== build 27 ==
Design calculator, start of the top module:
module calculator #(parameter BCDdigits = 2,parameter cols_count=4,parameter rows_count=4)(
                                                                                          input clk,rst,start,
                                                                                          output [cols_count-1:0] cols,
                                                                                          input [rows_count-1:0] rows,
                                                                                          output reg [7:0] digit1,digit2,digit3,digit4,
                                                                                          output reg sign);
  wire [BCDdigits*4*2-1:0] display;
  wire [3:0]encode_data;
  wire done,ack;
  keypad_controller kpad_controller(.clk(clk), .rst(rst), .enable(start), .ack(ack),.cols(cols),.rows(rows),.encode_data(encode_data),.done(done));
  control_logic control_logic(.data(encode_data), .clk(clk), .rst(rst), .done(done), .ack(ack), .display(display),.sign(sign));
  display disp(.display_data(display[15:0]),.seven_seg_data1(digit1),.seven_seg_data2(digit2),.seven_seg_data3(digit3),.seven_seg_data4(digit4));
 endmodule
Size: about 6,400 cells after synthesis, about 110 flip-flops, ~44 I/O pins, about 0.042 mm2 of cells after synthesis.
make LEC_CHECK=0 ABC_AREA=1 CAP_MARGIN=5 CORE_MARGIN=2 CORE_UTILIZATION=71 CTS_CLUSTER_DIAMETER=225 CTS_CLUSTER_SIZE=33 HOLD_SLACK_MARGIN=-0.09 SLEW_MARGIN=20 finish   # period 75.2 ns
run.sh (not shown) runs the stock make flow with config.mk's settings and CLKGATE_MAP_FILE=.
diff inputs: build 27 => build 55
Settings: CORE_UTILIZATION: 71 -> 40; HOLD_SLACK_MARGIN: -0.09 -> unset; CAP_MARGIN: 5 -> 20; CTS_CLUSTER_SIZE: 33 -> unset; CTS_CLUSTER_DIAMETER: 225 -> unset; ABC_AREA: 1 -> unset; the clock period (ns, I/O delays scaled along): 75.2 -> 48.7.
Build 55 finished all stages; however, its layout fails the closing checks, the failures being negative setup slack. Build 55 vs build 27, wire length of the first global-routing pass went up by 23%. When build 55 is set beside build 27, its total of plain and repair buffers excluding clock buffers turns out to be 2000% larger. On build 55: endpoint required time on the critical path is 26,440 ps lower than what build 27 gave. Build 27 has lower post-route clock period utilization than build 55. Compared with build 27, build 55 shows a die outline area that is 0.033 mm2 higher. Cell resize tally after clock tree synthesis was higher in the run labelled build 55. Looking at number of standard cells after synthesis, build 55 sits 1,514 below build 27. The timing endpoint of the critical path comes out digit4[6] in one run and digit4[3] in the other, namely in build 55 and build 27 respectively.
What build 52 does differently from build 55 at the input level:
Settings: CORE_UTILIZATION now 35, was 40; the clock period (ns, I/O delays scaled along) now 81.7, was 48.7.
## What came out
The flow completed for build 55, but it is not clean: the layout still shows negative setup slack. Build 52 finished every step from synthesis to the final layout, and the layout passed the timing, design-rule and antenna checks. [build 52] post-placement worst setup slack rose 20,800 ps relative to build 55. Taking build 55 as the reference, in build 52 setup slack rose by 28,300 ps, first-pass GRT wire length fell by about 20%. Placer's final routability congestion estimate in build 52 is 2.3% lower than in build 55. Density: build 52 sparser than build 55.
### build 52 -> build 81
Settings: setting PLACE_DENSITY to 0.39 for the first time; setting ABC_AREA to 1 for the first time; changing CORE_UTILIZATION from 35 to 69; setting CTS_CLUSTER_SIZE to 98 for the first time; changing the clock period (ns, I/O delays scaled along) from 81.7 to 58.4.
Sort build 52 and build 81 by critical path depth, ascending, and build 52 comes first. Build 81 vs build 52 — buffer count excluding the clock tree in the final layout rose 178. Setup slack at placement in build 81 is 1540 ps above build 52. Taking build 52 as the reference point, the worst path arrival time of build 81 falls by 20,850 ps.

Starting RTL as in the previous note.
clock: 86.0 ns
lec_check: 0
abc_area: 0
cap_margin: 25
cell_pad_in_sites_detail_placement: 1
cell_pad_in_sites_global_placement: 3
core_aspect_ratio: 1.6
core_margin: 2
core_utilization: 40
cts_cluster_diameter: 220
hold_slack_margin: -0.06
max_routing_layer: met4
setup_slack_margin: 5.0
slew_margin: 25
tns_end_percent: 10
Next try:
ABC_AREA = default   (was 0)
CAP_MARGIN = 20   (was 25)
CELL_PAD_IN_SITES_DETAIL_PLACEMENT = default   (was 1)
CELL_PAD_IN_SITES_GLOBAL_PLACEMENT = default   (was 3)
CORE_ASPECT_RATIO = default   (was 1.6)
CORE_UTILIZATION = 68   (was 40)
CTS_CLUSTER_DIAMETER = default   (was 220)
HOLD_SLACK_MARGIN = default   (was -0.06)
MAX_ROUTING_LAYER = default   (was met4)
SETUP_SLACK_MARGIN = default   (was 5.0)
SLEW_MARGIN = 20   (was 25)
TNS_END_PERCENT = default   (was 10)
clock period = 85.1 ns   (was 86.0 ns; I/O delays follow)
Cell count goes down by 12%.
Core utilization rose by 27 points.
Clock skew climbs by 4.6 ps.
Count of clock-buffer cells in the layout is higher by 1.
Final area fell by 8.5%.
First-iteration DRC count goes up by 130%.
Next try:
ABC_AREA = 1   (was default)
CORE_UTILIZATION = 60   (was 68)
clock period = 76.4 ns   (was 85.1 ns; I/O delays follow)
=> The new run finished with timing, DRC and antenna clean. Utilization came out lower by 12 points. Clock skew increases by 4.6 ps. Fmax is higher by 17%. Clock-buffer cell count is unchanged. Setup slack gains 3300 ps. Wire length is higher by 5.0%. Synthesized area rose by 15%.
Next try:
ABC_AREA = default   (was 1)
CORE_UTILIZATION = 40   (was 60)
clock period = 85.0 ns   (was 76.4 ns; I/O delays follow)
Effect: Sequential share of layout area rose by 0.53 points. Wire length fell by about 3.7%. Core utilization fell by 18 points.
Next try:
CORE_ASPECT_RATIO = 1.74   (was default)
CORE_MARGIN = 8   (was 2)
CORE_UTILIZATION = 57   (was 40)
CTS_CLUSTER_DIAMETER = 187   (was default)
CTS_CLUSTER_SIZE = 99   (was default)
GPL_ROUTABILITY_DRIVEN = 0   (was default)
SLEW_MARGIN = 0   (was 20)
TNS_END_PERCENT = 5   (was default)
Result: Cell area decreases by 0.43%; register-to-register slack got worse by 320 ps; count of clock-buffer cells in the layout is unchanged; first-iteration DRC count decreases by 13%; synthesized area does not change; sequential share of layout area is about the same.
Next try:
CORE_ASPECT_RATIO = 0.5   (was 1.74)
GPL_TIMING_DRIVEN = 0   (was default)
SLEW_MARGIN = 40   (was 0)
What happened:
- The changed run passed the timing, design-rule and antenna checks
- area after synthesis stays the same
- wire length falls by 15%
- cell count grows by 3.4%
- worst setup slack degrades by 1800 ps
- via count goes down by 0.61%
